<file path="config.mk">
export PLATFORM = sky130hd
export DESIGN_NAME = top
export DESIGN_NICKNAME = top
export VERILOG_FILES = /design/flow/design.v
export SDC_FILE = /design/flow/constraint.sdc
export NUM_CORES = 4
export LEC_CHECK = 0
export CAP_MARGIN = 20
export CORE_MARGIN = 2
export CORE_UTILIZATION = 72
export PLACE_DENSITY_LB_ADDON = 0.01
export SETUP_SLACK_MARGIN = 0.57
export SLEW_MARGIN = 20
</file>
<file path="design.v">
`timescale 1ns / 1ps
module receiver #(parameter clks_per_bit = 50)(
  input clk,
  input rst_n,
  input din,
  output reg [7:0] dout,
  output reg valid
    );
  reg [3:0] state;
  reg [13:0] counter1;
  reg [3:0] counter2;
  parameter IDLE = 3'b000;
  parameter START_BIT = 3'b001;
  parameter DATA_BIT = 3'b010;
  parameter STOP_BIT = 3'b011;
  always @(posedge clk) begin
  if(!rst_n) begin
    dout <= 0;
    valid <= 0;
    state <= 0;
    counter1 <= 0;
    counter2 <= 0;
  end
  else
  case(state)
  IDLE: begin
    counter1 <= 0;
    counter2 <= 0;
    valid <= 1'b0;
    if(din == 1'b0) begin
      state <= START_BIT;
    end
    else begin
      state <= IDLE;
    end  
  end
  START_BIT: begin
    if(counter1 < clks_per_bit/2) begin
      counter1 <= counter1+1;
      state <= START_BIT; 
    end
    else begin
      counter1 <= 0;
      state <= DATA_BIT;
    end
  end
  DATA_BIT: begin
    if(counter1 <= clks_per_bit)begin
      counter1 <= counter1+1;
      state <= DATA_BIT;
    end
    else begin
      counter1 <= 0;
      if(counter2 <= 4'b0111)begin
        dout[counter2] <= din;
        counter2 <= counter2+1;
      end
      else begin
        counter2 <= 0;
        state <= STOP_BIT;
      end
    end
  end
  STOP_BIT: begin
  if (din == 1'b1) begin
    if(counter1 <= clks_per_bit)begin
      valid <= 1'b0;
      counter1 <= counter1+1;
      state <= STOP_BIT;
    end
    else begin
      valid <= 1'b1;
      state <= IDLE;
    end
  end
  else begin
    state <= STOP_BIT;
  end
 end 
  endcase
  end  
endmodule
`timescale 1ns / 1ps
module transmitter #(parameter clks_per_bit = 50)(
  input clk,
  input rst_n,
  input valid,
  input [7:0] din,
  output reg dout,
  output reg done,
  output reg tx_busy,
  output reg valid_test
    );
  reg [3:0] state;
  reg [13:0] counter1;
  reg [3:0] counter2;
  reg [7:0] r_din;
  parameter IDLE = 3'b000;
  parameter START_BIT = 3'b001;
  parameter DATA_BIT = 3'b010;
  parameter STOP_BIT = 3'b011;
  always @(posedge clk) begin
    if(!rst_n) begin
      dout <= 0;
      done <= 0;
      tx_busy <= 0;
      valid_test <= 0;
      state <= 0;
      counter1 <= 0;
      counter2 <= 0;
      r_din <= 0;
    end
    else
    case (state)
    IDLE: begin
      counter2 <= 0;
      dout <= 1'b1;
      counter1 <= 0;
      done <= 0;
      valid_test = 0;
        if(valid) begin 
          state <= START_BIT;
          r_din <= din;
          tx_busy <= 1;
        end
        else begin
          state <= IDLE;
        end 
    end   
    START_BIT: begin
      if(counter1 <= clks_per_bit-1) begin
        counter1 <= counter1 + 1;
        state <= START_BIT;
      end
      else begin
        dout <= 1'b0;
        counter1 <= 0;
        state <= DATA_BIT;
      end
    end
    DATA_BIT: begin
      if(counter1 <= clks_per_bit-1) begin
        counter1 <= counter1 + 1;
        state <= DATA_BIT; 
      end 
      else begin
        counter1 <= 0;
        if(counter2 <= 4'b0111) begin
            dout <= r_din[counter2];
            counter2 <= counter2 + 1;
            state <= DATA_BIT;
          end 
          else begin
            counter2 <= 0;
            state <= STOP_BIT;
          end
      end        
    end    
    STOP_BIT: begin
      if(counter1 <= clks_per_bit-1) begin
        dout <= 1'b1;
        counter1 <= counter1 + 1;
        done <= 1'b0; 
        state <= STOP_BIT;
      end
      else begin
        counter1 <= 0;
        done <= 1'b1; 
        state <= IDLE;
        tx_busy <= 0;
      end
    end
    endcase  
  end  
endmodule
`timescale 1ns / 1ps
module connection_receiver_master(
  input clk,
  input rst_n,
  input valid_tx,
  input [7:0] dout,
  input pready,
  output reg [1:0] pselx_m,
  output reg [31:0] pwdata_m,
  output reg [31:0] paddr_m,
  output reg pwrite_m,
  output reg valid
    );
  reg [2:0] state;
  reg [2:0] count1;
  reg [2:0] count2;
  parameter IDLE = 3'b000;
  parameter SEL = 3'b001;
  parameter WR_EN = 3'b010;
  parameter DATA = 3'b011;
  parameter ADDR = 3'b100;
  parameter WAIT = 3'b101;
always @(posedge clk) begin
if(!rst_n) begin
  pselx_m <= 0;
  pwdata_m <= 0;
  paddr_m <= 0;
  pwrite_m <= 0;
  valid <= 0;
  state <= 0;
  count1 <= 0;
  count2 <= 0;
end
else
case(state)
IDLE: begin
  pselx_m <= 0;
  pwdata_m <= 0;
  paddr_m <= 0;
  pwrite_m <= 0;
  valid <= 0;
  count1 <= 0;
  count2 <= 0; 
  state <= SEL;           
end
SEL: begin
  if(valid_tx == 1'b1) begin
    pselx_m <= dout[1:0];
    state <= WR_EN;
  end
  else
    state <= SEL;
end
WR_EN: begin
  if(valid_tx == 1'b1)begin
    pwrite_m <= dout[0];
    state <= DATA; 
  end
  else
    state <= WR_EN;  
end
DATA: begin
  if(valid_tx == 1'b1) begin 
    if(count1 < 3)begin
      pwdata_m[32-(count1*8)-1 -:8] <= dout;
      count1 <= count1+1;
      state <= DATA;  
    end else begin
      pwdata_m[32-(count1*8)-1 -:8] <= dout;
      count1 <= 0;
      state <= ADDR;  
    end
  end
end
ADDR: begin
  if(valid_tx == 1'b1) begin
    if(count2 < 3)begin
      paddr_m[32-(count2*8)-1 -:8] <= dout;
      count2 <= count2+1; 
      state <= ADDR;
      valid <= 1'b0;
    end else begin
      paddr_m[32-(count2*8)-1 -:8] <= dout;
      count2 <= 0;
      valid <= 1'b1;
      state <= WAIT;      
    end
  end 
 end
WAIT: begin
    valid <= 0;
    if(pready) begin
      state <= IDLE;
    end
end 
endcase
end   
endmodule
`timescale 1ns / 1ps
module apb_master(
  input pclk,
  input prst_n,
  input pwrite_m,
  input [31:0] pwdata_m,
  input [31:0] paddr_m,
  input [1:0] pselx_m,
  input pready,  
  input valid,
  output pwrite_s,
  output [1:0] pselx_s,
  output reg penable,
  output [31:0] paddr_s,
  output [31:0] pwdata_s
    );
  reg [31:0] paddr_reg;
  reg pwrite_reg;
  reg [31:0] pwdata_reg;
  reg [1:0] pselx_reg;
  parameter IDLE = 2'b00;
  parameter SETUP = 2'b01;
  parameter ACCESS = 2'b10;
  reg [1:0] state;
always @(posedge pclk) begin
if(!prst_n) begin
  paddr_reg <= 0;
  pwrite_reg <= 0;
  pwdata_reg <= 0;
  pselx_reg <= 0;
  penable <= 0;
  state <= IDLE;
end
else
case(state)
IDLE: begin
  pselx_reg <= 0;
  penable <= 0;
    if(valid)begin
      state <= SETUP;
    end
    else
    state <= IDLE;
end
SETUP: begin
  pselx_reg <= pselx_m;
  penable <= 1'b0;
  state <= ACCESS;
end
ACCESS: begin
    penable <= 1'b1;
    if(pwrite_m == 1) begin   
      paddr_reg <= paddr_m;
      pwrite_reg <= pwrite_m;
      pwdata_reg <= pwdata_m;
    end
    if(pready) begin
     state <= IDLE;
     penable <= 1'b0;
    end
    else begin
      state <= ACCESS;
    end
end
endcase
end
  assign paddr_s = paddr_reg;
  assign pwrite_s = pwrite_reg;
  assign pwdata_s = pwdata_reg;
  assign pselx_s = pselx_reg;
endmodule
module demux_slave(
  input clk,
  input [1:0] sel,
  input [31:0] data,
  input [31:0] addr,
  output [65:0] psel_s1,
  output [65:0] psel_s2
);
assign psel_s1 = (sel == 2'b10)? {data, sel, addr} : 66'd0;
assign psel_s2 = (sel == 2'b01)? {data, sel, addr} : 66'd0;
endmodule
module mux_pready(
  input clk,
  input rst_n,
  input [1:0] sel,
  input pready_mas1,
  input pready_mas2,
  output reg pready
  );
  always @(posedge clk) begin
    if (!rst_n)
        pready <= 0;
    else if (sel == 2'b10)
        pready <= pready_mas1;
    else
        pready <= pready_mas2;
  end
  endmodule
module slave(
input penable,
input [31:0] pwdata_in,
input clk,
input rst_n,
input [1:0] psel,
input pready_tr_in,
input pwrite,
input [31:0] addr,
output reg [31:0] pwdata_out,
output reg valid_fsm,
output reg pready_out,
output reg [31:0] addr_out
);
reg [1:0] state;
  parameter IDLE = 2'b00;
  parameter NEXT = 2'b01;
  parameter WAIT_FOR_COMPLETION = 2'b10;
  parameter CLEANUP = 2'b11;
always @(posedge clk) begin
  if(!rst_n) begin
    pwdata_out <= 0;
    valid_fsm <= 0;
    pready_out <= 0;
    addr_out <= 0;
    state <= IDLE;
  end
  else
  case (state) 
  IDLE: begin
    pwdata_out <= 0;
    valid_fsm <= 0;
    pready_out <= 0;
    addr_out <= 0; 
      if(penable == 1'b1) begin
        state <= NEXT;
      end
   end   
  NEXT: begin   
          if(pwrite == 1'b1) begin
            pwdata_out <= pwdata_in;
            addr_out <= addr;
            valid_fsm <= 1'b1;
            pready_out <= 1'b1;  
            state <= WAIT_FOR_COMPLETION;
          end  
  end
  WAIT_FOR_COMPLETION: begin
        if (pready_out)
          state <= CLEANUP;  
  end
  CLEANUP: begin
     valid_fsm <= 1'b0;
     pready_out <= 0;
     state <= IDLE;
  end
  endcase
end    
endmodule
module connection_slave2_transmitter(
  input [31:0] data_in_s,
  input clk,
  input rst_n,
  input valid_fsm_s,
  input done,
  input tx_busy,
  input [31:0] addr_s,
  output reg valid,
  output reg [7:0] data_out,
  output reg pready_slave,
  output reg [31:0] addr_out
    );
   reg [3:0] counter;
   reg [1:0] state;
    always @(posedge clk) begin
      if(!rst_n) begin
        valid <= 0;
        data_out <= 0;
        pready_slave <= 0;
        addr_out <= 0;
        counter <= 0;
        state <= 0;
      end
      else
      case(state)
        0: begin
          valid <= 1'b0;
          pready_slave <= 1'b0;
          if(valid_fsm_s) begin
            state <= 1;
          end
          else begin
            state <= 0;
          end
        end
        1: begin
          addr_out <= addr_s;
          if(counter < 3) begin
            data_out <= data_in_s[32-(counter*8)-1 -:8];
            counter <= counter+1; 
            valid <= 1'b1;
            state <= 2;
          end
          else begin
            data_out <= data_in_s[32-(counter*8)-1 -:8];
            counter <= 0; 
            state <= 0;
          end
        end
        2: begin
          valid <= 1'b0;
          if(done) begin
            pready_slave <= 1'b1;
            state <= 1;
          end
          else begin
            state <= 2;
            pready_slave <= 1'b0;
          end
        end
       endcase      
    end
endmodule
`timescale 1ns / 1ps
module top(
  input clk,
  input rst_n,
  input din_rx,
  output dout_tx_s1,
  output dout_tx_s2,
  output [31:0] addr_tx_s1,
  output [31:0] addr_tx_s2
    );
  wire [7:0] dout_rx;
  wire valid_rx;
  wire [1:0] sel;
  wire [31:0] data;
  wire [31:0] addr_rx;
  wire en;
  wire valid_master;
  wire penable;
  wire pwrite_slave;
  wire pready_fsm;
  wire [1:0] psel_slave;
  wire pready_master;
  wire valid_slave;
  wire [31:0] addr_slave;
  wire test_valid;
  wire [31:0] din_tx;
  wire [31:0] data_fsm1;
  wire [31:0] data_fsm2;
  wire valid_fsm_s1;
  wire valid_fsm_s2;
  wire valid_tx;
  wire [7:0] data_tx;
  wire dout_tx_in;
  wire done;
  wire [31:0] addr_fsm1;
  wire [31:0] addr_fsm2;
  wire tx_busy;
  wire [65:0] psel_slave1;
  wire [65:0] psel_slave2;
  wire valid_tx2;
  wire [7:0] data_tx2;
  wire done2;
  wire tx_busy2;
  wire pready_fsm2;
  wire pready_fsm1;
  wire pready_fsm_mas;
  receiver dut0(
  .clk(clk),
  .rst_n(rst_n),
  .din(din_rx),
  .dout(dout_rx),
  .valid(valid_rx)
  );
  connection_receiver_master dut1(
  .clk(clk),
  .rst_n(rst_n),
  .valid_tx(valid_rx),
  .dout(dout_rx),
  .pselx_m(sel),
  .pwdata_m(data),
  .paddr_m(addr_rx),
  .pwrite_m(en),
  .pready(pready_fsm_mas),
  .valid(valid_master)
  );
  apb_master dut2(
  .pclk(clk),
  .prst_n(rst_n),
  .pwrite_m(en),
  .pwdata_m(data),
  .paddr_m(addr_rx),
  .pselx_m(sel),
  .pready(pready_fsm_mas),
  .valid(valid_master),
  .pwrite_s(pwrite_slave),
  .pselx_s(psel_slave),
  .penable(penable),
  .paddr_s(addr_slave),
  .pwdata_s(din_tx)
  );
  demux_slave dut3(
  .clk(clk),
  .sel(psel_slave),
  .data(din_tx),
  .addr(addr_slave),
  .psel_s1(psel_slave1),
  .psel_s2(psel_slave2)
  );
  mux_pready dut4(
  .clk(clk),
  .rst_n(rst_n),
  .sel(psel_slave),
  .pready(pready_fsm_mas),
  .pready_mas1(pready_fsm1),
  .pready_mas2(pready_fsm2)
  );
  slave dut5 (
  .penable(penable),
  .pwdata_in(psel_slave1[65:34]),
  .clk(clk),
  .rst_n(rst_n),
  .addr(psel_slave1[31:0]),
  .psel(psel_slave1[33:32]),
  .pready_tr_in(),
  .pwdata_out(data_fsm1),
  .valid_fsm(valid_fsm_s1),
  .pready_out(),
  .pwrite(pwrite_slave),
  .addr_out(addr_fsm1)
  );
  slave dut6 (
  .penable(penable),
  .pwdata_in(psel_slave2[65:34]),
  .clk(clk),
  .rst_n(rst_n),
  .addr(psel_slave2[31:0]),
  .psel(psel_slave2[33:32]),
  .pready_tr_in(),
  .pwdata_out(data_fsm2),
  .valid_fsm(valid_fsm_s2),
  .pready_out(),
  .pwrite(pwrite_slave),
  .addr_out(addr_fsm2)
  );
  connection_slave2_transmitter dut7(
  .data_in_s(data_fsm1),
  .clk(clk),
  .rst_n(rst_n),
  .addr_s(addr_fsm1),
  .valid_fsm_s(valid_fsm_s1),
  .valid(valid_tx),
  .data_out(data_tx),
  .done(done),
  .addr_out(addr_tx_s1),
  .tx_busy(tx_busy),
  .pready_slave(pready_fsm1)
    );
  connection_slave2_transmitter dut8(
  .data_in_s(data_fsm2),
  .clk(clk),
  .rst_n(rst_n),
  .addr_s(addr_fsm2),
  .valid_fsm_s(valid_fsm_s2),
  .valid(valid_tx2),
  .data_out(data_tx2),
  .done(done2),
  .addr_out(addr_tx_s2),
  .tx_busy(tx_busy2),
  .pready_slave(pready_fsm2)
    );    
  transmitter dut9(
  .clk(clk),
  .rst_n(rst_n),
  .valid(valid_tx),
  .din(data_tx),
  .dout(dout_tx_s1),
  .valid_test(),
  .tx_busy(tx_busy),
  .done(done)
  );
  transmitter dut10(
  .clk(clk),
  .rst_n(rst_n),
  .valid(valid_tx2),
  .din(data_tx2),
  .dout(dout_tx_s2),
  .valid_test(),
  .tx_busy(tx_busy2),
  .done(done2)
  );
endmodule
</file>
<file path="run.sh">
#!/bin/bash
# the make line also repeats each setting of config.mk as NAME=value (left out here)
make -C /OpenROAD-flow-scripts/flow DESIGN_CONFIG=/design/flow/config.mk WORK_HOME=/design/flow/orfs CLKGATE_MAP_FILE= finish
</file>
<file path="constraint.sdc">
create_clock -name core_clock -period 3.42 [get_ports {clk}]
set_input_delay 0.6840 -clock core_clock [delete_from_list [all_inputs] [get_ports {clk}]]
set_output_delay 0.6840 -clock core_clock [all_outputs]
set_load 0.01 [all_outputs]
</file>
==> results of run 1 <==
## through the flow
| stage | setup WS, ns | cells | power [mW] | instance area (sq um) | hold slack (ns) |
|---|---|---|---|---|---|
| 2_1_floorplan | 0.2735 | 1982 | 5.866 | 18620 | 0.4192 |
| 3_3_place_gp | 0.3349 | 2275 | 5.903 | 19440 | 0.4263 |
| 3_5_place_dp | 0.2884 | 2276 | 5.907 | 19460 | 0.4368 |
| 4_1_cts | 0.3963 | 2366 | 11.14 | 21270 | 0.4472 |
| 5_1_grt | 0.2263 | 2371 | 11.39 | 21380 | 0.4673 |
| 6_report | 0.3337 | 2371 | 11.11 | 21380 | 0.4470 |
## layout make-up
| class | instances | area (sq um) | area share |
|---|---|---|---|
| sequential | 483 | 9679 | 0.4526 |
| multi-input combinational | 1323 | 8497 | 0.3973 |
| clock buffer | 66 | 1400 | 0.06547 |
| timing repair buffer | 106 | 989.7 | 0.04628 |
| tap | 330 | 412.9 | 0.01931 |
| clock inverter | 16 | 217.7 | 0.01018 |
| inverter | 47 | 187.7 | 0.008777 |
## per-layer routing
metal | track usage | vias up
met5 | 0 | -
met4 | 0.1128 | 0
met3 | 0.04495 | 93
met2 | 0.5525 | 526
met1 | 0.4241 | 7230
li1 | - | 7016
## timing repair
| action | 4_1_cts | 5_1_grt |
|---|---|---|
| resized | 23 | 17 |
| setup endpoints to repair | 56 | 64 |
| setup buffers | 8 | 5 |
| pin swaps | 5 | 6 |
==> results.txt, run 1 <==
Physical implementation status

The overflow left after global routing stands at 0. Looking at the gate-level netlist, the highest instance count belongs to dfxtp_1. In the final routed layout, each cell accounts on average for about 19 um. A synthesized cell averages 9.315 sq um. The required time of the critical path stands at just under 4 ns. Looking at the critical path, the single cell with the biggest stage delay is or3b_4. The number of global-route vias before repair was 14,350. The floorplan has 58 rows. In the Yosys stats the netlist draws on about 70 distinct library cells. STA classifies the critical path endpoint as a register. Timing would allow up to 324.0 MHz.

The fraction of the mapped netlist area in compound gates stands at 0.1653. The insertion delay to the later sink of the worst-skew pair stands at 0.55 ns. The share of the core filled with cells stands at 0.8492. The layout has 1,418 filler cells. The leakage power in the latest report is 7.704 nW. The commonest register cell is dfxtp_1. The hold buffer count at CTS stands at 0. Yosys shows that the main logic family after synthesis is simple AND/OR/NAND/NOR gates. The initial antenna violation count is 0. The data arrival time of the critical path stands at roughly 3.6 ns. Per the gpl log, the routability congestion estimate is 0.8504. Sorting the synthesized cells by area gives the leading types as dfxtp_1 (52%), nor2_1 (6.2%), a22oi_1 (6.0%). The estimated wirelength of the detail-placed design stands at 26.73 mm. The final timing report lists a hold violation count of 0. The count of warnings emitted by yosys stands at 7. In this run the critical register-to-register path is launched from dut1.count1[0]. The worst-case register-to-register setup slack stands at 0.33 ns. The total internal power stands at 8.881 mW.

Of the total power, the clock network draws 0.479. Looking at the clock tree report, the H-tree level count equals 2. Logic depth along the worst register-to-register path is recorded as 13. The slew at the pin with the worst max-slew slack stands at 0.9804 ns. In the synthesized netlist the async set-or-reset flop fraction comes to 0. The multiplexer fraction of the synthesized cell area stands at 0.06519. The number of cells on the worst hold path is listed as 1. Looking at hold timing, the worst path starts from dut6.state[3]. The logic depth of the worst path, buffers included stands at 13. Post-route period utilization is reported as 0.9024. The report lists the cells along the critical path as clkinvlp_4 > ha_4 > xor2_2 > nand2b_4 > ha_4 > or3b_4 > a2111oi_4 > and4b_1 > buf_4 > nor4_4 > nor2b_2 > buf_4 > a22o_1. The count of instantiated cells in the yosys netlist stands at 1,982. The run finished with no timing, DRC or antenna violations. The clock arrives with between 0.015 and 0.02 ns of skew. The total of buffers placed on input and output ports stands at a little under 70. Per the power-grid run, VDD falls by no more than 540.0 uV.

For hold timing, the worst endpoint is dut6.state[0]. The flow reported a cell area power density of 519.8 nW/um^2. In this run the tools logged warnings totalling 47. The met1 layer wirelength in the final routing stands at 18.74 mm.

Checking hold timing, the worst path is listed with class register to register. The root buffer cell chosen for the clock tree is clkbuf_16. The sum of negative setup slack stands at 0 ns. The reported net switching power stands at 2.234 mW.

According to the finish report, the design has a final net count of a little over 2,000. The chip area estimate from yosys synthesis stands at 18,460 sq um. In this run, power in combinational logic comes to 0.150 mW. Setup repair after global routing could not meet its margin everywhere.

The iteration count of the initial detailed-routing pass stands at 6. The net count of the mapped netlist stands at 2,019. The first global-routing pass estimated a little over 70 mm of wire. Of the total synthesized cell area, the portion taken by AND, OR, NAND and NOR gates is 0.1767.

In the CTS report, the clock slew at the register clock pins of the worst setup and hold paths is listed as about 0.06 ns. The sequential share of power stands at 0.507. The headroom to the max-slew limit stands at 0.3404.

The number of clock buffers inserted by TritonCTS stands at roughly 46. In the power breakdown, the biggest contributor is registers. The post-route DRC violation count stands at 0. The number of maximum-capacitance violations recorded for the run is 0. In this run the worst setup path terminates at dut1.pwdata_m[27]. The via-per-instance ratio stands at 6.270. The number of flops mapped to enable cells by yosys stands at 0. The sequential cell power stands at between 5 and 6 mW.

The synthesis-stage register bit count stands at 483. The die is 164.1 um tall. Sorting the Yosys area breakdown by cell type puts at the top dfxtp_1. The maximum fanout along the worst path stands at 8.

On the critical path the largest part of the delay comes from simple AND/OR/NAND/NOR gates. Looking at the setup timing report, the critical path kind is register to register. The detailed router used layers up to and including met4.

The cell area that synthesis handed to floorplanning was 18,460 sq um. The total length of routed met2 wires stands at 21.88 mm. The number of clock sinks stands at 483.

The total routing usage reported by global routing stands at 0.3242. In this run the critical register-to-register path is captured at dut1.pwdata_m[27]. The number of top-level pins stands at just under 70. The area of the chip stands at roughly 27,000 sq um. The power dissipated in the clock network stands at 5.33 mW. The initial utilization of the core area, before any placement, comes to 0.7332. Endpoints with negative setup slack in the final report add up to 0.

The repair_antennas step left the layout with diodes totalling 0. The buffer levels on the longest clock path stands at 3. The standard cell core area stands at 25,180 sq um.

The top cell type's share of synthesized area stands at 0.5237. The maximum number of pins on one net before global-route repair stands at 84. The script computed the net switching share of total power as 0.2010. The initial detailed-routing violation count stands at around 1,300. STA classifies the critical path startpoint as a register. The xor/xnor share of the synthesized area stands at 0.009691. The layout overhead on the synthesized area stands at 15.82%. Measured along the x axis, the die boundary spans between 150 and 200 um. Summed over all nets, wire length on met3 after detailed routing comes to 2.768 mm. Nets still carrying antenna violations after routing amount to 0.

The power report attributes to the combinational group a share of 0.014. For reference, the critical path is launched at dut1.count1[0]. Per the synthesis report, the adder-cell share of the synthesized area is 0.02304. Sorting the synthesized cells by how often they occur yields dfxtp_1 (483), nor2_1 (307), nand2_1 (241).

The timing report gives the biggest stage delay along the critical path as 0.42 ns. The sequential-to-total area share from yosys stat stands at 0.5237. For reference, the final report shows the max-slew violation count at 0. The number of buffer and inverter instances along the worst setup path stands at 3. The gate count after technology mapping stands at 1,982. The routed design could run at a clock period as short as 3.086 ns.

The number of vias after detailed routing stands at 14,870. The wire length after detailed routing stands at 44.46 mm. TritonCTS built the clock tree.
==> inputs of run 2 (changes only) <==
- ABC_AREA: default -> 0
- CELL_PAD_IN_SITES_DETAIL_PLACEMENT: default -> 2
- CELL_PAD_IN_SITES_GLOBAL_PLACEMENT: default -> 3
- CORE_ASPECT_RATIO: default -> 1.6
- CORE_MARGIN: 2 -> 3
- CORE_UTILIZATION: 72 -> 51
- CTS_CLUSTER_DIAMETER: default -> 321
- CTS_CLUSTER_SIZE: default -> 46
- MAX_ROUTING_LAYER: default -> met4
- PLACE_DENSITY_LB_ADDON: 0.01 -> 0.12
- SETUP_SLACK_MARGIN: 0.57 -> -0.16
- clock period: 3.42 -> 2.55 ns (I/O delays scaled with it)
==> results.txt, run 2 <==
Physical design

The flow did not finish. Progress stopped at global placement without I/O. The first error in the log reads "[ERROR FLW-0024] Place density exceeds 1.0 (current PLACE_DENSITY_LB_ADDON =  0.12). Please check if the value of  PLACE_DENSITY_LB_ADDON is between 0 and 0.99".

The commonest cells after synthesis are dfxtp_1 (483), nor2_1 (307), nand2_1 (241). The post-synthesis adder-cell area fraction stands at 0.02304. The share of the core area taken by cells at floorplan is 0.5203.

The net count of the mapped netlist stands at about 2,000. For this run, the register share of the synthesized area comes to 0.5237. The standard cell core area stands at 35,490 sq um. For this run the top cell type by instance count after synthesis was dfxtp_1.

The total standard cell area after synthesis stands at roughly 18,000 sq um. Summed over all instances, the cell type with the most area after synthesis is dfxtp_1. Yosys mapped a number of flops with a built-in enable equal to 0. A synthesized cell averages 9.315 sq um. The simple-gate share of the synthesized area stands at 0.1767. The cell row count stands at 87. The distinct cell type count of the synthesized netlist stands at around 70. Of all flip-flops after synthesis, the portion carrying an async set or reset was 0. The area of the chip stands at just under 40,000 sq um. The synthesis-stage register bit count stands at 483.

The most used flip-flop cell after synthesis is dfxtp_1. The synthesis log from Yosys contains 7 warnings. After technology mapping, the gate count stands at around 2,000. The die is roughly 250 um tall. The die is 156.4 um wide. After synthesis, the share of cell area in mux cells is 0.06519.

The fraction of the mapped netlist area in compound gates stands at 0.1653. The top cell type's share of synthesized area stands at 0.5237. Grouping non-sequential cells by family puts the most area in simple AND/OR/NAND/NOR gates. The chip area estimate from yosys synthesis stands at 18,460 sq um. Of the total synthesized cell area, the portion taken by XOR and XNOR cells is 0.009691.

The count of instantiated cells in the yosys netlist stands at 1,982. Yosys attributes the largest share of cell area to dfxtp_1 (52%), nor2_1 (6.2%), a22oi_1 (6.0%).
==> inputs of run 3 (changes only) <==
- ABC_AREA: 0 -> 1
- CAP_MARGIN: 20 -> 5
- CELL_PAD_IN_SITES_DETAIL_PLACEMENT: 2 -> default
- CELL_PAD_IN_SITES_GLOBAL_PLACEMENT: 3 -> default
- CORE_ASPECT_RATIO: 1.6 -> default
- CORE_MARGIN: 3 -> 2
- CORE_UTILIZATION: 51 -> 72
- CTS_CLUSTER_DIAMETER: 321 -> 360
- CTS_CLUSTER_SIZE: 46 -> default
- GPL_ROUTABILITY_DRIVEN: default -> 0
- GPL_TIMING_DRIVEN: default -> 1
- HOLD_SLACK_MARGIN: default -> -0.1
- MIN_ROUTING_LAYER: default -> met1
- PLACE_DENSITY_LB_ADDON: 0.12 -> default
- SETUP_SLACK_MARGIN: -0.16 -> default
- clock period: 2.55 -> 2.37 ns (I/O delays scaled with it)
==> results.txt, run 3 <==
Physical implementation status

The standby leakage power stands at 9.394 nW. The root buffer cell chosen for the clock tree is clkbuf_16. The fraction of the mapped netlist area in compound gates stands at 0.1730. The number of nets handed over by synthesis was 2,716. The distinct cell type count of the synthesized netlist stands at around 53. Among all stages on the critical path, the maximum delay recorded is 0.38 ns.

The count of warnings emitted by yosys stands at 7. Per STA, the endpoint of the critical path is dut1.pwdata_m[9]. Hold is met by approximately 0.42 ns. The first global-routing pass estimated 87.93 mm of wire. Switching power as a fraction of the total was reported as 0.2132. In the post-synthesis netlist, the cell with the most instances is nand2_1.

The worst-case reg-to-reg setup slack stands at -0.96 ns. The data required time reported for the critical path is 2.81 ns. The tree built by TritonCTS fans out to 483 sinks.

For this run, asynchronously set or reset flops after synthesis account for 0. The worst setup path is captured at a register. The worst pin sits at a relative slew slack of 0.5164. For the final routed database, the setup TNS stands at -39.80 ns. The insertion delay to the later sink of the worst-skew pair stands at 0.55 ns.

Of the total synthesized cell area, the portion taken by full adders, half adders and majority gates is 0.02119. By area the synthesized netlist is led by dfxtp_1 (48%), nand2_1 (9.3%), a21oi_1 (7.6%). For reference, the clock transition at the flip-flops on the worst setup and hold paths is about 0.060 ns. The chip area estimate from yosys synthesis stands at 20,080 sq um.

The power density over the cells stands at 661.6 nW/um^2. The OpenROAD report gives the critical path a data arrival time of 3.77 ns. The clock tree skew after final layout stands at 0.01734 ns. For hold timing, the worst endpoint is dut5.state[0].

The power report lists the clock group at around 7.6 mW. The count of tool warnings stands at 51. The flow ran to the end, but the layout failed its checks. In this run, CTS created clock tree buffers numbering 47.

Yosys reported a register bit count of 483. The sequential cell power stands at 8.17 mW. The worst voltage drop across the vdd grid stands at 628.5 uV.

The multiplexer fraction of the synthesized cell area stands at 0.001496. For the pin with the worst max-slew slack, the measured transition is just over 0.7 ns. The max-capacitance violation count stands at 0. The share of the Yosys chip area taken by registers is 0.4816. The final layout net count stands at about 2,800. The synthesis run shows the most used standard cells to be nand2_1 (499), dfxtp_1 (483), nor2_1 (364). The capture point of the worst register-to-register path is recorded as dut1.pwdata_m[9]. The cell that appears most often on the critical path is nand2_1. The worst register-to-register path begins at dut1.count1[0]. The cell-mix breakdown from Yosys lists the XOR/XNOR area share as 0.008289. The initial antenna violation count came to 0.

The floorplan has roughly 61 rows. The final design area excluding fillers stands at 24,420 sq um. Listed in order, past its start point the critical path passes inv_8 > ha_4 > inv_2 > nand2_2 > a21oi_4 > nand2_2 > ha_4 > buf_4 > inv_2 > nand4_4 > o21ai_2 > nand2_4 > nand2_1 > nand2_2 > nor3_4 > buf_6 > nand4_1 > buf_6 > nand2_1 > nand2_1 > nand2_1 > a21oi_1. The iteration count of the initial detailed-routing pass stands at 10. The number of vias after detailed routing stands at 20,120. The routed design could run at a clock period as short as 3.331 ns. The max-slew violation count stands at 0. The layout checks failed on setup timing. Of the available clock period, the critical path in the final layout requires 1.405.

In this run the worst setup path begins at dut1.count1[0]. The share of total power dissipated in the clock network is 0.470. Among cell families on the critical path, the largest total delay comes from simple AND/OR/NAND/NOR gates. The floorplan-stage core utilization stands at 0.7267. In this run the most critical hold path is launched from rst_n. The power report attributes to the combinational group a share of 0.025. The wire length after detailed routing stands at 59.64 mm. The synthesis run identifies the leading combinational cell family as simple AND/OR/NAND/NOR gates.

The routed wirelength normalized by instance count stands at 18.63 um. The min-delay analysis places its worst path in the category input pin to register. The final timing report lists a hold violation count of 0.

The worst setup path is of the register to register kind. The commonest register cell is dfxtp_1. Per the synthesis report, the simple-gate share of the synthesized area is 0.2485. The pre-CTS setup slack stands at -0.6783 ns. The share of synthesized area in the top cell type comes to 0.4816. In this run the remaining antenna-violating nets after routing total 0. Counting cells, the worst reg-to-reg path comes to 22.

Across all setup checks in the final design, the least slack found is -0.9610 ns. The initial detailed-routing violation count stands at 3,166. Per the detailed placement report, the placed cell area equals roughly 22,000 sq um. Overall power consumption after layout is estimated at 16.16 mW.

Per the OpenROAD floorplan log, the area of the core is 27,630 sq um. The flow reports an fmax of about 300 MHz. In this run the layout overhead on the synthesized area is reported as 21.62%. The gate count after technology mapping stands at between 2,000 and 3,000. After detailed routing, the number of remaining DRC violations is 0. In this run the horizontal extent of the chip is approximately 170 um. The logic depth of the worst path, buffers included stands at 22. For this design the total switching power over the nets is 3.445 mW.

69 I/O pins were placed. The script reports the combined buffer and inverter count of the critical path as 6. After legalization and detailed placement, the total HPWL measured approximately 35 mm.

The maximum fanout along the worst path stands at 8. Port buffering added 68 buffers. The reported combinational group power stands at 0.398 mW. Endpoints with negative setup slack in the final report add up to ~64.

Setup repair after global routing could not meet its margin everywhere. The overflow left after global routing stands at 0. The hold buffer count at CTS stands at 0. The via-per-instance ratio stands at 6.286.

The timing report shows that the slowest cell on the worst path is dfxtp_4. Per the synthesis report, the dominant area consumer among library cells is dfxtp_1. The number of global-route vias before repair stands at 18,170.

TritonCTS built the clock tree. The largest part of the power goes to registers. The H-tree was split into 2 levels. The worst setup path is launched from a register.

The number of antenna diodes in the final layout is 0. The average cell area after synthesis stands at 7.494 sq um. The die is 171.0 um tall. The total internal power stands at 12.71 mW. According to the floorplan report, the total die area is between 20,000 and 30,000 sq um. The hold path depth stands at 2. Before any placement, the netlist area is recorded as 20,080 sq um.

Per the CTS log, the buffer count on the longest clock path is 3. For this design, Yosys synthesis ends with a cell count of 2,679. The total routing usage reported by global routing stands at 0.3786. Entering global routing, the biggest net connects 105 pins. Of the total power, registers draw 0.505. The number of flops mapped to enable cells by yosys stands at 0.
-- run 3: through the flow --
stage,util,std cells
floorplan,-,2679
global placement,0.7933,3094
detailed placement,0.7933,3094
CTS,0.8682,3195
global route,0.8838,3201
finish,0.8838,3201
-- run 3: final cells by class --
type,instances,area (sq um)
timing repair buffer,208,2112
tap,378,473.0
fill,1426,3212
sequential,483,9678
clock buffer,68,1408
inverter,191,752.0
multi-input combinational,1856,9824
clock inverter,17,170.2
-- run 3: per-layer routing --
metal	vias up	GRT usage	share of wire
li1	9152	-	-
met1	9340	0.4826	0.38
met2	1307	0.6180	0.46
met3	323	0.04511	0.099
met4	0	0.1489	0.053
met5	-	-	0
-- run 3: timing repair --
item | in CTS | in global routing
setup buffers | 11 | 7
setup endpoints to repair | 64 | 65
cloned | 5 | 2
pin swaps | 49 | 41
gates resized | 74 | 89
==> inputs of run 4 (changes only) <==
- CAP_MARGIN: 5 -> 20
- CORE_UTILIZATION: 72 -> 70
- CTS_CLUSTER_SIZE: default -> 15
- GPL_ROUTABILITY_DRIVEN: 0 -> default
- PLACE_DENSITY_LB_ADDON: default -> 0.04
- SETUP_SLACK_MARGIN: default -> 0.7
==> results.txt, run 4 <==
Physical implementation status

The iteration count of the initial detailed-routing pass stands at 6. The estimated wirelength of the detail-placed design stands at 35.32 mm. The wire length after detailed routing stands at 61.53 mm. The overflow left after global routing stands at 0. The final layout net count stands at 2,852. The logic depth of the worst path, buffers included stands at 16. The startpoint identified for the worst register-to-register timing path is dut1.count1[2]. The data arrival time of the critical path stands at 3.50 ns. The part of the total power dissipated in combinational logic stands at 0.035.

The number of antenna diodes in the final layout is 0. In this run, synthesis inferred 0 flip-flops with an integrated enable. The timing report shows that the slowest cell on the worst path is dfxtp_1. The wire length of the first global-routing pass stands at between 90 and 100 mm.

The gate count after technology mapping stands at 2,679. The worst setup path is captured at a register. The initial antenna violation count was 0. The slew at the pin with the worst max-slew slack stands at 0.6602 ns. Per the synthesis report, the number of distinct cell types is 53. Hold analysis shows the worst path with a depth of 3. In this design, the stage delay of the slowest critical-path cell is 0.57 ns. The chip area line in the Yosys stat output reads 20,080 sq um. The cell-mix breakdown from Yosys lists the simple-gate area share as 0.2485. The final timing report gives a worst setup slack of -0.6436 ns. STA reports a reg2reg setup slack of -0.64 ns. The cell family contributing the most delay on the critical path is simple AND/OR/NAND/NOR gates. Looking at the gate-level netlist, the highest instance count belongs to nand2_1. The placer's final routability congestion estimate stands at 0.8974. The maximum fanout along the worst path stands at 16.

The run did not pass the layout checks because of setup timing. Summed over all cells, the static leakage comes to a little under 10 nW. The root buffer cell chosen for the clock tree is clkbuf_16. Summed over all failing endpoints, the final setup total negative slack is -31.82 ns. The sequential share of power stands at 0.566. The global routing report lists combined usage of all routing layers as 0.3746. The post-route clock period utilization stands at 1.272. Hold analysis lists the worst path endpoint as dut0.dout[0]. The synthesis run shows the most used standard cells to be nand2_1 (499), dfxtp_1 (483), nor2_1 (364).

Counting pins that exceed their max-slew limit in the final report gives 0. The fraction of registers with async set or reset after synthesis stands at 0. The reported net switching power stands at roughly 3.2 mW. The cell row count stands at 61. The average cell area after synthesis stands at 7.494 sq um. Based on the critical path, the design can be clocked at up to ~330 MHz. Clock network power for this build is 5.75 mW. Per the placement log, port buffering inserted 68 buffers. Across the VDD grid, the largest voltage drop is 490.1 uV. Post-synth the commonest register cell is dfxtp_1.

The cell count of the worst reg-to-reg path stands at 16. Of the synthesized area, sequential elements account for 0.4816. The worst setup path is launched from a register. The fraction of the mapped netlist area in compound gates stands at 0.1730.

Once layout is complete, the utilization of the core stands at 0.8842. Per the slew report, the remaining headroom to the max-slew limit stands at 0.5599. The total internal power stands at 11.19 mW. The initial detailed-routing violation count stands at 2,748.

Per the summary, power density relative to cell area is 582.7 nW/um^2. The clock power share stands at 0.399. Dividing the detail-routed wire length by the instance count gives 19.25 um.

Of the combinational cells, the family taking the most area is simple AND/OR/NAND/NOR gates. The die extent in x stands at 173.4 um. The total standard cell area after synthesis stands at 20,080 sq um.

The setup-violating endpoint count in the final report stands at 64. According to the timing report, the critical path is launched from dut1.count1[2]. The biggest area contributor in the post-synthesis netlist is dfxtp_1. In the final layout, the fill cell count is between 1,000 and 1,500. In this run, synthesis produced a sequential element count of 483. Checking hold timing, the worst path is listed with class input pin to register. Setup repair after global routing could not meet its margin everywhere. The net count of the mapped netlist stands at about 2,700. Looking at the group totals, the largest power group turns out to be registers. The top cell type's share of synthesized area stands at 0.4816. The routed layout has about 20,000 vias.

The standard cell core area stands at 28,010 sq um. The count of warnings emitted by yosys stands at 7. The critical path is of the register to register type. The endpoint identified for the worst register-to-register timing path is dut1.pwdata_m[21]. In the floorplan report the effective utilization is 0.7168. The die span in y stands at 173.4 um.

The shortest period the worst path allows stands at 3.014 ns. For reference, the mux area share after synthesis is 0.001496. The main area contributors are dfxtp_1 (48%), nand2_1 (9.3%), a21oi_1 (7.6%). The maximum number of pins on one net before global-route repair stands at approximately 130. The xor/xnor share of the synthesized area stands at 0.008289. The number of global-route vias before repair stands at 18,360. For the worst-skew pair, the clock arrives at the later sink with an insertion delay of 0.55 ns.

Per the synthesis report, the adder-cell share of the synthesized area is 0.02119. The required time of the critical path stands at 2.85 ns. Of the total power, the share spent switching nets is 0.2247.

In this run the worst setup path terminates at dut1.pwdata_m[21]. TritonCTS built the clock tree. The count of tool warnings stands at 49.

Looking at hold timing, the worst path starts from rst_n. The area of the chip stands at 30,050 sq um. The number of top-level pins stands at 69.

The script parses the final routing iteration and logs DRC violations as 0. Clock-pin slew was measured on the worst setup and hold paths at 0.07 ns. In this run the number of H-tree levels came out at 2.

Yosys stat counts 2,679 cells in the synthesized netlist. Per the detail_route report, vias per standard cell equal between 6 and 7. The sequential cell power stands at 8.17 mW. The final antenna-violating net count stands at 0. The count of endpoints failing hold in the final timing report stands at 0. CTS added clock buffers totalling 38.

Per the post-run analysis, buffers plus inverters along the critical path come to 3. Relative to the synthesized area, the layout overhead comes to 23.36%. Combinational power for this build is a little over 0.5 mW. The clock tree skew after final layout stands at 0.02083 ns. The flow ran to the end, but the layout failed its checks. The buffer levels on the longest clock path stands at 3.

The CTS log lists the clock sinks for this run as between 400 and 500. The max-capacitance violation count stands at 0. The report lists the cells along the critical path as inv_2 > nand2_2 > nand4_1 > ha_4 > nor2_4 > buf_6 > nand4_1 > o21ai_1 > xnor2_1 > nand2_2 > nor3_4 > nand3_2 > buf_12 > o21ai_2 > nand2_1 > a21oi_2.
[run 4: final cells by class]
cell class	count	area, sq um	area share
multi-input cells	1857	10460	0.4224
flip-flops and latches	483	9712	0.3921
repair buffers	244	2313	0.09341
clock buffers	40	958.4	0.03870
inverters	191	799.5	0.03228
well taps	378	473.0	0.01910
clock inverters	4	50.05	0.002021
[run 4: layer usage]
| layer | vias up | part of all wire | global-route usage |
|---|---|---|---|
| li1 | 9183 | - | - |
| met1 | 9524 | 0.39 | 0.4791 |
| met2 | 1267 | 0.48 | 0.6133 |
| met3 | 263 | 0.085 | 0.04035 |
| met4 | 0 | 0.050 | 0.1465 |
| met5 | - | 0 | - |
[run 4: metrics by stage]
| step | hold slack [ns] | cells | area (sq um) | setup slack [ns] | total power [mW] |
|---|---|---|---|---|---|
| floorplan | 0.4083 | 2679 | 20510 | -0.5348 | 8.598 |
| global placement | 0.4149 | 3084 | 21970 | -0.5597 | 8.696 |
| detailed placement | 0.4264 | 3084 | 21970 | -0.7415 | 8.711 |
| CTS | 0.3103 | 3177 | 23830 | -0.5390 | 14.27 |
| global route | 0.3484 | 3197 | 24770 | -0.8500 | 14.74 |
| finish | 0.3577 | 3197 | 24770 | -0.6436 | 14.43 |
[run 4: timing repair]
action | 4_1_cts | 5_1_grt
pin swaps | 54 | 62
hold buffers | 0 | 0
gates cloned | 6 | 0
setup endpoints to repair | 191 | 201
resized | 210 | 214
buffers inserted | 43 | 20
==> inputs of run 5 (changes only) <==
- CORE_UTILIZATION: 70 -> 72
- CTS_CLUSTER_DIAMETER: 360 -> default
- CTS_CLUSTER_SIZE: 15 -> 98
- GPL_TIMING_DRIVEN: 1 -> default
- HOLD_SLACK_MARGIN: -0.1 -> default
- MAX_ROUTING_LAYER: met4 -> default
- MIN_ROUTING_LAYER: met1 -> default
- PLACE_DENSITY: default -> 0.41
- PLACE_DENSITY_LB_ADDON: 0.04 -> default
- SETUP_SLACK_MARGIN: 0.7 -> default
- clock period: 2.37 -> 4.18 ns (I/O delays scaled with it)
==> results.txt, run 5 <==
Physical implementation status

According to the Yosys statistics, the synthesized design has a chip area of around 20,000 sq um. The DRC violation total left in the routed layout is recorded as 0. The worst voltage drop across the vdd grid stands at 299.7 uV. The warning tally printed by Yosys for this design is 7. By startpoint and endpoint, the worst setup path is classified as register to register. The iteration count of the initial detailed-routing pass stands at 6. The share of synthesized area in the top cell type comes to 0.4816. The capture point of the critical path was reported as dut1.paddr_m[15]. Per the OpenROAD floorplan log, the area of the core is 27,630 sq um. The wire length of the first global-routing pass stands at 80.61 mm. The fraction of the mapped netlist area in compound gates stands at 0.1730.

Hold analysis lists the worst path endpoint as dut6.state[3]. Looking at the clock tree report, the H-tree level count equals 2. Synthesis handed over a netlist of 2,679 instances.

The insertion delay to the later sink of the worst-skew pair stands at roughly 0.55 ns. The final layout net count stands at 2,712. The tightest min-delay check is of the register to register type. TritonCTS built the clock tree.

STA classifies the critical path endpoint as a register. The area of the chip stands at 29,240 sq um. The required time of the critical path stands at 4.65 ns. The clock transition at the register clock pins on the worst setup and hold paths after CTS stands at 0.06 ns. Dividing the synthesized area by the synthesized cell count gives around 7.5 sq um. The startpoint identified for the worst hold timing path is dut6.state[1]. The final antenna-violating net count stands at 0. The highest clock rate this design can be run at is 267.5 MHz.

The worst register-to-register path ends at dut1.paddr_m[15]. The cell count of the worst reg-to-reg path stands at 18. The analysis attributes to cell leakage a power of 8.581 nW. The smallest clock period supported by the final layout is computed as 3.739 ns. The part of the total power dissipated in combinational logic stands at 0.022. The cell row count stands at 61.

The data arrival time of the critical path stands at 4.21 ns. The fraction of registers with async set or reset after synthesis stands at 0. The maximum number of pins on one net before global-route repair stands at 166. The main area contributors are dfxtp_1 (48%), nand2_1 (9.3%), a21oi_1 (7.6%). With fillers left out, the area of the finished cells amounts to 22,480 sq um.

Ranked by power, first place goes to registers. The number of global-route vias before repair came to 16,470. The cell-mix breakdown from Yosys lists the simple-gate area share as 0.2485. nand2_1 is the most common cell in the netlist. The share of the core filled with cells stands at 0.8135.

The max-capacitance violation count stands at 0. The worst setup path is launched from a register. The transition time recorded at the tightest slew-check pin is between 1 and 1.5 ns.

From synthesis to final layout, the design area changed by 11.95%. The total standard cell area after synthesis stands at around 20,000 sq um. The total of buffers placed on input and output ports stands at 68.

The kind of cell with the highest combined delay along the critical path is simple AND/OR/NAND/NOR gates. The estimated wirelength of the detail-placed design stands at 32.88 mm. The sequential-to-total area share from yosys stat stands at 0.4816. Hold timing on the final database bottoms out at a slack of roughly 0.43 ns. The post-route clock period utilization stands at 0.8945.

The total internal power stands at 7.197 mW. The number of buffer and inverter instances along the worst setup path stands at 2. After global routing the overflow that remains totals 0. Summed over all sequential cells, the power is 4.63 mW.

Per the synthesis report, the dominant area consumer among library cells is dfxtp_1. The number of vias after detailed routing stands at 18,340. The maximum fanout along the worst path stands at 12. The die span in y stands at approximately 170 um. Grouping non-sequential cells by family puts the most area in simple AND/OR/NAND/NOR gates.

The headroom to the max-slew limit stands at 0.3056. For reference, the critical path cell chain is clkinvlp_4 > ha_1 > xnor2_1 > nand3_1 > ha_1 > inv_1 > nand2_1 > nor3_1 > nand2_1 > nor2_1 > nand2_1 > nand3_1 > nand3_2 > nor2_2 > nand4_1 > nand2_1 > nand2_1 > a21oi_2. The net count of the mapped netlist stands at roughly 2,700.

The clock power share stands at 0.469. The footprint of the flip-flops and latches stands at 9671 sq um. The flow reported a cell area power density of 404.4 nW/um^2. Summing over the stages, the warning tally comes to approximately 48.

The run finished with no timing, DRC or antenna violations. The reported net switching power stands at 1.891 mW. The placer's final routability congestion estimate stands at 0.9423.

Endpoints with negative setup slack in the final report add up to 0. The logic depth of the worst path, buffers included stands at 18. The hold path depth stands at 2. According to the I/O placement log, the pin count is 69. The most used flip-flop cell after synthesis is dfxtp_1. The sum of negative setup slack stands at 0 ns.

The routed wirelength normalized by instance count stands at 16.36 um. Setup repair after global routing left no endpoint under its margin. The number of clock buffers inserted by TritonCTS stands at 47. The floorplan-stage core utilization stands at 0.7267. The largest stage delay on the critical path stands at 0.50 ns. The horizontal die dimension reported for this design is 171.0 um. The worst register-to-register path begins at dut1.count2[0]. In the final report, the number of hold violations comes to 0. Of the post-synthesis cell area, the part taken by muxes is 0.001496. For this block, the initial DRC count from the detailed router was 2,159. Per STA, the library cell used most along the worst path is nand2_1. Ranked by instance count, the synthesized netlist is headed by nand2_1 (499), dfxtp_1 (483), nor2_1 (364). The worst-case register-to-register setup slack stands at 0.44 ns. The longest clock path from root to sink contains 3 buffers. The number of clock sinks stands at 483. The power report lists the combinational group at 0.196 mW.

The area of the multi-input gates stands at 9139 sq um. The via-per-instance ratio stands at 5.942. The wire length after detailed routing stands at 50.48 mm. The max-slew violation count stands at 0. For this run, the script counts the antenna cells in the layout as 0. The count of filler cells inserted in the layout stands at 1,947.

The most critical setup path has its startpoint at dut1.count2[0]. The number of flops mapped to enable cells by yosys stands at 0. The post-place instance area stands at 20,860 sq um. The switching part of the total power stands at 0.2081. The initial antenna violation count stands at 1. The power dissipated in the clock network stands at about 4.3 mW. The xor/xnor share of the synthesized area stands at 0.008289. The synthesis-stage register bit count stands at 483. Across every metal layer, demand over resource in global routing totals 0.3365. The clock tree skew after final layout stands at 0.02050 ns. The distinct cell type count of the synthesized netlist stands at 53. The tree is rooted in a clkbuf_16. In this run, the synthesized area fraction spent on adder and majority cells is recorded as 0.02119. The sequential share of power stands at 0.510.

The count of instantiated cells in the yosys netlist stands at 2,679. For this design, the slowest cell found on the critical path is dfxtp_1.
## run 5: metrics by stage
stage | worst slack (ns) | power (mW) | cells
finish | 0.4411 | 9.088 | 3086
global route | 0.02604 | 9.309 | 3086
CTS | 0.3407 | 9.111 | 3082
detailed placement | 0.3783 | 4.925 | 3000
global placement | 0.5880 | 4.918 | 3000
floorplan | 0.9947 | 4.872 | 2679
## run 5: cell type report
cell class / count / area share
Sequential cell: 483 / 0.4303
Clock inverter: 11 / 0.007571
Inverter: 191 / 0.03246
Multi-Input combinational cell: 1857 / 0.4066
Timing Repair Buffer: 95 / 0.04031
Clock buffer: 71 / 0.06174
Tap cell: 378 / 0.02104
## run 5: routing by layer
layer	wire length (um)	vias to the layer above	global-route usage	share of wire
li1	-	8902	-	-
met1	21470	8468	0.4650	0.43
met2	22950	832	0.5361	0.45
met3	4362	134	0.05182	0.086
met4	1681	2	0.1238	0.033
met5	11	-	0	0.00022
## run 5: timing repair
| item | in CTS | in global routing |
|---|---|---|
| resized | 0 | 3 |
| hold endpoints to repair | 0 | 0 |
| buffers inserted | 0 | 3 |
| hold buffers | 0 | 0 |
| endpoints found under the setup margin | 0 | 32 |
==> inputs of run 6 (changes only) <==
- CAP_MARGIN: 20 -> 10
- CORE_UTILIZATION: 72 -> 70
- CTS_CLUSTER_DIAMETER: default -> 353
- CTS_CLUSTER_SIZE: 98 -> 24
- HOLD_SLACK_MARGIN: default -> -0.09
- PLACE_DENSITY: 0.41 -> default
- SETUP_SLACK_MARGIN: default -> 0.59
- clock period: 4.18 -> 2.27 ns (I/O delays scaled with it)
==> results.txt, run 6 <==
Physical implementation status

The post-synthesis adder-cell area fraction stands at 0.02119. The pre-CTS setup slack stands at -0.7602 ns. Per the slew report, the remaining headroom to the max-slew limit stands at 0.5793. The layout stage reports a final design area of 24,590 sq um.

Buffers inserted during clock tree synthesis total 24. For this sky-water flow run, the detailed-routed wirelength per cell is reported as about 20 um. The max-slew violation count stands at 0. The initial detailed-routing violation count stands at 2,814. The standard cell core area stands at 28,010 sq um. For reference, the clock transition at the flip-flops on the worst setup and hold paths is 0.11 ns. The average cell area after synthesis stands at 7.494 sq um. The slew at the pin with the worst max-slew slack stands at 0.6311 ns. The worst hold path belongs to the class input pin to register. Per the synthesis report, the number of distinct cell types is 53. For reference, the top cells by area after synthesis are dfxtp_1 (48%), nand2_1 (9.3%), a21oi_1 (7.6%). Subtracting the final worst setup slack from the clock period gives 3.240 ns.

TritonCTS built the clock tree. Setup repair after global routing could not meet its margin everywhere. Summing internal, switching and leakage power gives about 14 mW.

OpenSTA lists the critical path endpoint as dut1.pwdata_m[25]. The number of buffer and inverter instances along the worst setup path stands at 4. The final layout net count stands at about 2,800. The count of warnings emitted by yosys stands at 7. Counting stages on the worst path, the most repeated cell is nand2_1. The worst setup path is captured at a register. The synthesized design spends more area on one cell type than any other, namely dfxtp_1.

The logic depth of the worst path, buffers included stands at 20. By count the netlist is led by nand2_1 (499), dfxtp_1 (483), nor2_1 (364). Per the synthesis report, the simple-gate share of the synthesized area is 0.2485. The setup check on the worst reg-to-reg path leaves a slack of -0.97 ns. The total of buffers placed on input and output ports stands at 68. The OpenROAD report gives the critical path a required time of 2.73 ns. The layout overhead on the synthesized area stands at 22.48%. The report lists the cells along the critical path as inv_2 > ha_4 > inv_4 > nand2_4 > a21oi_4 > nand3_2 > ha_4 > nor2_4 > buf_4 > nand4_1 > o21ai_1 > xnor2_1 > nand2_2 > nor3_4 > nand4_1 > buf_6 > nand2_1 > nand2_1 > nand2_1 > a21oi_2. Yosys mapped a number of flops with a built-in enable equal to 0.

From bottom edge to top edge, the die measures 173.4 um. For this design, the CTS-stage hold fixing added 0 buffers. After detailed placement, the total cell area comes to 21,970 sq um. In this run the clock root is driven by a clkbuf_16. The count of tool warnings stands at between 40 and 50. In the synthesized netlist the dominant register cell turns out to be dfxtp_1.

The routed layout has 20,220 vias. The synthesis-stage register bit count stands at between 400 and 500. The power density over the cells stands at roughly 560 nW/um^2. The share of the core filled with cells stands at 0.8779. The sequential cell power stands at 8.53 mW. The net count of the mapped netlist stands at about 2,700.

The sequential share of power stands at 0.618. Overall routing resource usage recorded by global route was 0.3461. TritonCTS reports the number of clock sinks as 483. The timing report gives the biggest stage delay along the critical path as 0.37 ns. The number of global-route vias before repair came to 17,840. The top cell type's share of synthesized area stands at 0.4816. The slowest stage of the critical path is the dfxtp_2 cell. Of the total synthesized cell area, the portion taken by XOR and XNOR cells is 0.008289. Counting flops with an async set or reset pin after synthesis yields a share of 0.

Tracing the worst setup path back leads to its startpoint at dut1.count1[1]. The final layout reports a setup TNS of -41.33 ns. The number of antenna cells inserted stands at 0. STA classifies the critical path startpoint as a register. Logic depth along the worst register-to-register path is recorded as 20.

The maximum number of pins on one net before global-route repair stands at 78. The initial antenna violation count came to 0. After synthesis, the largest family of logic cells by area is simple AND/OR/NAND/NOR gates. In the hold report, the worst path ends at dut0.state[0].

Once routing completed, OpenROAD measured the worst setup slack at -0.9701 ns. The number of top-level pins stands at 69. The first global-routing pass estimated roughly 88 mm of wire. The reported combinational group power stands at slightly below 0.6 mW. STA lists the endpoint of the worst register-to-register path as dut1.pwdata_m[25].

Ranked by power, first place goes to registers. The synth_stat.txt file lists the number of cells as 2,679. The data arrival time of the critical path stands at between 3 and 4 ns.

Among all cell types in the netlist, the one instantiated most often is nand2_1. After layout, the setup clock skew is reported as 0.03365 ns. The overflow left after global routing stands at 0. The final instance count without filler cells stands at ~3,200. The internal power of the cells totals ~11 mW. The via-per-instance ratio stands at about 6.3. The worst voltage drop across the vdd grid stands at 720.6 uV.

The reported net switching power stands at 3.147 mW. The routed design has 63.05 mm of wire. Yosys reports a chip area of 20,080 sq um.

The maximum fanout along the worst path stands at 8. The estimated wirelength of the detail-placed design stands at 34.74 mm. In this run the number of H-tree levels came out at 1. The cell row count stands at 61. The final report lists the setup-violating endpoint count as 64. The total standard cell area after synthesis stands at 20,080 sq um. The sequential-to-total area share from yosys stat stands at 0.4816. For this run, the top clock speed supported by timing is just over 300 MHz.

For this configuration, the core starts out at a cell density of 0.7168. The count of endpoints failing hold in the final timing report stands at 0. Measured against the total synthesized area, the mux share comes to 0.001496. Synthesis produced 2,679 cells. The switching part of the total power stands at 0.2282. Nets still carrying antenna violations after routing amount to 0.

Hold analysis shows the worst path with a depth of 2. Of the total power, the clock network draws 0.338. After floorplanning, the die was sized to cover between 30,000 and 40,000 sq um.

The leakage power in the latest report is 9.587 nW. The insertion delay to the later sink of the worst-skew pair stands at 0.57 ns. The cell total after placement stands at 3,082. The flow ran to the end, but the layout failed its checks. The tool flagged a number of max-cap violations equal to 0.

After detailed routing, the number of remaining DRC violations is 0. A clean result was blocked by setup timing. The iteration count of the initial detailed-routing pass stands at 8.

In this run, the synthesized area fraction spent on AND-OR/OR-AND gates is recorded as 0.1730. Looking at hold timing, the worst path starts from rst_n. The post-route clock period utilization stands at 1.427. The buffer levels on the longest clock path stands at 3. The critical path is of the register to register type. The worst hold margin stands at 0.3084 ns. The clock network power reported by the tool is 4.66 mW.

STA lists the startpoint of the worst register-to-register path as dut1.count1[1]. Grouping stages by cell kind, the critical path spends the most delay in simple AND/OR/NAND/NOR gates. The part of the total power dissipated in combinational logic stands at 0.043.

The placer's final routability congestion estimate stands at 0.8908. In this run the horizontal extent of the chip is 173.4 um.
## run 6: cell type report
class	instances	area (sq um)
Timing Repair Buffer	254	2430
Tap cell	378	473.0
Inverter	191	792.0
Fill cell	1423	3421
Multi-Input combinational cell	1856	10530
Sequential cell	483	9714
Clock inverter	2	46.29
Clock buffer	26	608.1
## run 6: metal layers
metal	wire length [um]	up-vias	GRT usage
met3	5990	349	0.04934
met1	23790	9435	0.4565
met2	29350	1295	0.5735
met5	0	-	0
met4	3920	0	0.1427
li1	-	9136	-
## run 6: what timing repair did
action / CTS / global route
setup endpoints to repair: 189 / 161
gates cloned: 5 / 1
pin swaps: 60 / 107
gates resized: 209 / 245
setup buffers: 41 / 33
==> inputs of run 7 (changes only) <==
- CAP_MARGIN: 10 -> 20
- CORE_UTILIZATION: 70 -> 72
- CTS_CLUSTER_DIAMETER: 353 -> 392
- CTS_CLUSTER_SIZE: 24 -> default
- GPL_TIMING_DRIVEN: default -> 1
- HOLD_SLACK_MARGIN: -0.09 -> -0.08
- MAX_ROUTING_LAYER: default -> met4
- MIN_ROUTING_LAYER: default -> met1
- PLACE_DENSITY_LB_ADDON: default -> 0.12
- SETUP_SLACK_MARGIN: 0.59 -> 0.75
- clock period: 2.27 -> 2.96 ns (I/O delays scaled with it)
==> results.txt, run 7 <==
Physical implementation status

69 I/O pins were placed. Using the TritonRoute via totals, the vias-per-cell ratio works out to 6.180. The first TritonRoute pass finished after 10 iterations. The synthesis-stage register bit count stands at roughly 480. The count of endpoints failing hold in the final timing report stands at 0. The slew at the pin with the worst max-slew slack stands at 1.134 ns. STA classifies the critical path startpoint as a register. Sorting the synthesis cell report by count puts at the top nand2_1.

Synthesis produced a netlist with a net count of 2,716. Per the hold report, the tightest min-delay path originates at rst_n. Global routing put the most usage on met2. The root buffer cell chosen for the clock tree is clkbuf_16.

The total of buffers placed on input and output ports stands at 68. The die extent in x stands at 171.0 um. The required time of the critical path stands at around 3.4 ns. The fraction of registers with async set or reset after synthesis stands at 0. After synthesis, the cell types taking the most area are dfxtp_1 (48%), nand2_1 (9.3%), a21oi_1 (7.6%). The setup slack of the critical path after layout stands at -0.04208 ns.

The number of clock buffers inserted by TritonCTS stands at 48. The final layout net count stands at around 2,800. The final antenna-violating net count stands at 0. In the routed design, unresolved DRC markers number 0. The logic depth of the worst path, buffers included stands at 19. The cell row count stands at between 60 and 70. Cell internal power was estimated by the tool at just over 10 mW. The final instance count without filler cells stands at 3,132. From the final report, the count of setup violators was given as 5.

The simple-gate share of the synthesized area stands at 0.2485. The standard cell core area stands at roughly 28,000 sq um. The tightest min-delay check is of the input pin to register type. Pins over their slew limit in the final report were tallied at 0.

Per the OpenROAD floorplan log, the height of the die is 171.0 um. Once layout is done, the placed cells without fillers occupy 23,630 sq um. According to the timing report, the critical path is captured at dut1.paddr_m[28]. The clock transition at the register clock pins on the worst setup and hold paths after CTS stands at 0.06 ns. TritonCTS reports the number of clock sinks as approximately 480. Looking at the group totals, the largest power group turns out to be registers. Ranked by instance count, the synthesized netlist is headed by nand2_1 (499), dfxtp_1 (483), nor2_1 (364). The average cell area after synthesis stands at ~7.5 sq um. The number of maximum-capacitance violations recorded for the run is 0.

The met1 track demand over resource stands at 0.4698. Dividing total power by cell area gives a power density of ~550 nW/um^2. The worst-case register-to-register setup slack stands at -0.04 ns. Switching power as a fraction of the total was reported as 0.2133. The xor/xnor share of the synthesized area stands at 0.008289. A clean result was blocked by setup timing.

The placer's final routability congestion estimate stands at 0.9083. The run finished, with violations left. After layout, the minimum clock period comes to 3.002 ns. The H-tree was split into 2 levels. The number of antenna cells inserted stands at 0.

The detailed router reported a total wirelength of approximately 56 mm. The gate count after technology mapping stands at 2,679. The headroom to the max-slew limit stands at 0.2382.

Of the post-synthesis cell area, the dominant cell type holds 0.4816. The global routing report lists met2 layer usage as 0.6006. After filler insertion, the fill cell instance count of the layout stands at 1,558. For reference, the mux area share after synthesis is 0.001496. The reported net switching power stands at between 2 and 3 mW.

Between clock sinks in the finished design, the worst skew comes to 0.03044 ns. CTS reports a maximum clock tree buffer depth of 3. The layout overhead on the synthesized area stands at 17.68%. The timing report attributes the biggest portion of critical-path delay to simple AND/OR/NAND/NOR gates. The total standard cell area after synthesis stands at 20,080 sq um. Per the detail_route report, routed wire per instance is 17.76 um.

At the later pin of the worst-skew pair, clock insertion delay measures 0.57 ns. The total routing usage reported by global routing stands at 0.3772. For this run, the slowest stage of the critical path takes 0.38 ns. After synthesis, the design contains about 2,700 cells according to Yosys. The data arrival time of the critical path stands at between 3 and 4 ns.

Power attributed to combinational cells is 0.292 mW. met3 track demand over resource after global routing is 0.06708. The count of tool warnings stands at 49. The wire length of the first global-routing pass stands at 87.42 mm.

The share of total power dissipated in combinational logic is 0.022. The distinct cell type count of the synthesized netlist stands at 53. The wire-length estimate of the detail-placed layout is approximately 34 mm. The post-synthesis adder-cell area fraction stands at 0.02119.

The maximum operating frequency stands at 333.1 MHz. STA classifies the critical path endpoint as a register. The initial detailed-routing violation count stands at 2,510. Across all layers, the routed design uses between 15,000 and 20,000 vias. The analysis reports a worst IR drop on VDD of 437.3 uV. The post-synth count of flops with an enable pin is 0.

Entering global routing, the biggest net connects 145 pins. The initial antenna violation count was 0. The post-route clock period utilization stands at 1.014. The analysis attributes to cell leakage a power of 8.994 nW.

The clock power share stands at 0.475. The floorplan-stage core utilization stands at 0.7267. Warnings reported by Yosys during synthesis add up to 7. Setup repair after global routing could not meet its margin everywhere. Looking at the hold checks, the worst path lands on dut1.state[0].

Sequential cells consume a total of 6.54 mW. STA lists the startpoint of the worst register-to-register path as dut1.count2[0]. Per the STA report, the cell with the highest stage delay on the worst path is dfxtp_4. The post-place instance area stands at 21,370 sq um. The setup path with the least slack is of type register to register. The synthesis run identifies the leading combinational cell family as simple AND/OR/NAND/NOR gates.

dfxtp_1 takes more of the synthesized area than any other cell. Walking the worst path, the cells encountered are clkinv_8 > ha_4 > xor2_2 > nor2_2 > nand3_2 > ha_4 > nor3_4 > nand2_4 > nor2_4 > nand2_2 > nand2_2 > nand3_2 > nor2_4 > buf_12 > buf_16 > nand4_1 > nand2_1 > nand2_1 > a21oi_1. The capture point of the worst register-to-register path is recorded as dut1.paddr_m[28].

The number of global-route vias before repair stands at 17,980. The cell total after placement stands at 3,027. Logic depth along the worst register-to-register path is recorded as 19. The maximum fanout along the worst path stands at 6. Looking at the cell usage after synthesis, the top flip-flop cell is dfxtp_1.

Per STA, the startpoint of the critical path is dut1.count2[0]. TritonCTS built the clock tree. The die covers approximately 29,000 sq um. The power dissipated in the clock network stands at between 6 and 7 mW.

The power report attributes to the sequential group a share of 0.502. After synthesis, the chip area reported by Yosys is about 20,000 sq um. In this run, the synthesized area fraction spent on AND-OR/OR-AND gates is recorded as 0.1730.

Together, buffers and inverters on the worst path number 3. After global routing the overflow that remains totals 0. The sequential-to-total area share from yosys stat stands at 0.4816. The number of cells on the worst hold path is listed as 2.
==> run 7: final cells by class <==
class                   instances  area, sq um  area share
clock inverters                13        138.9    0.005878
repair buffers                136         1414     0.05984
well taps                     378        473.0     0.02002
clock buffers                  75         1495     0.06328
inverters                     191        753.2     0.03188
multi-input cells            1856         9671      0.4093
flip-flops and latches        483         9682      0.4098
==> run 7: metrics by stage <==
stage	util	setup WS, ns	hold slack [ns]	total power, mW	setup TNS, ns
after floorplan	-	0.05521	0.4083	6.877	0
after global placement	0.7735	0.04226	0.4168	6.941	0
after detailed placement	0.7735	-0.03349	0.4291	6.952	-0.2343
after CTS	0.8420	0.09481	0.3908	12.98	0
after global routing	0.8551	-0.1957	0.4142	13.30	-5.777
final	0.8551	-0.04208	0.4089	13.01	-0.1529
==> run 7: repair_timing <==
item | CTS | global route
endpoints found under the hold margin | 0 | 0
setup buffers | 9 | 5
gates resized | 31 | 91
hold buffers | 0 | 0
gates cloned | 2 | 1
endpoints found under the setup margin | 82 | 94
pin swaps | 22 | 51
==> run 7: layer usage <==
layer  vias to the layer above  part of all wire
met5                         -                 0
met4                         0             0.040
met3                       196             0.095
met2                      1113              0.47
met1                      9045              0.39
li1                       9001                 -
Power is estimated from default activity; no workload was simulated.
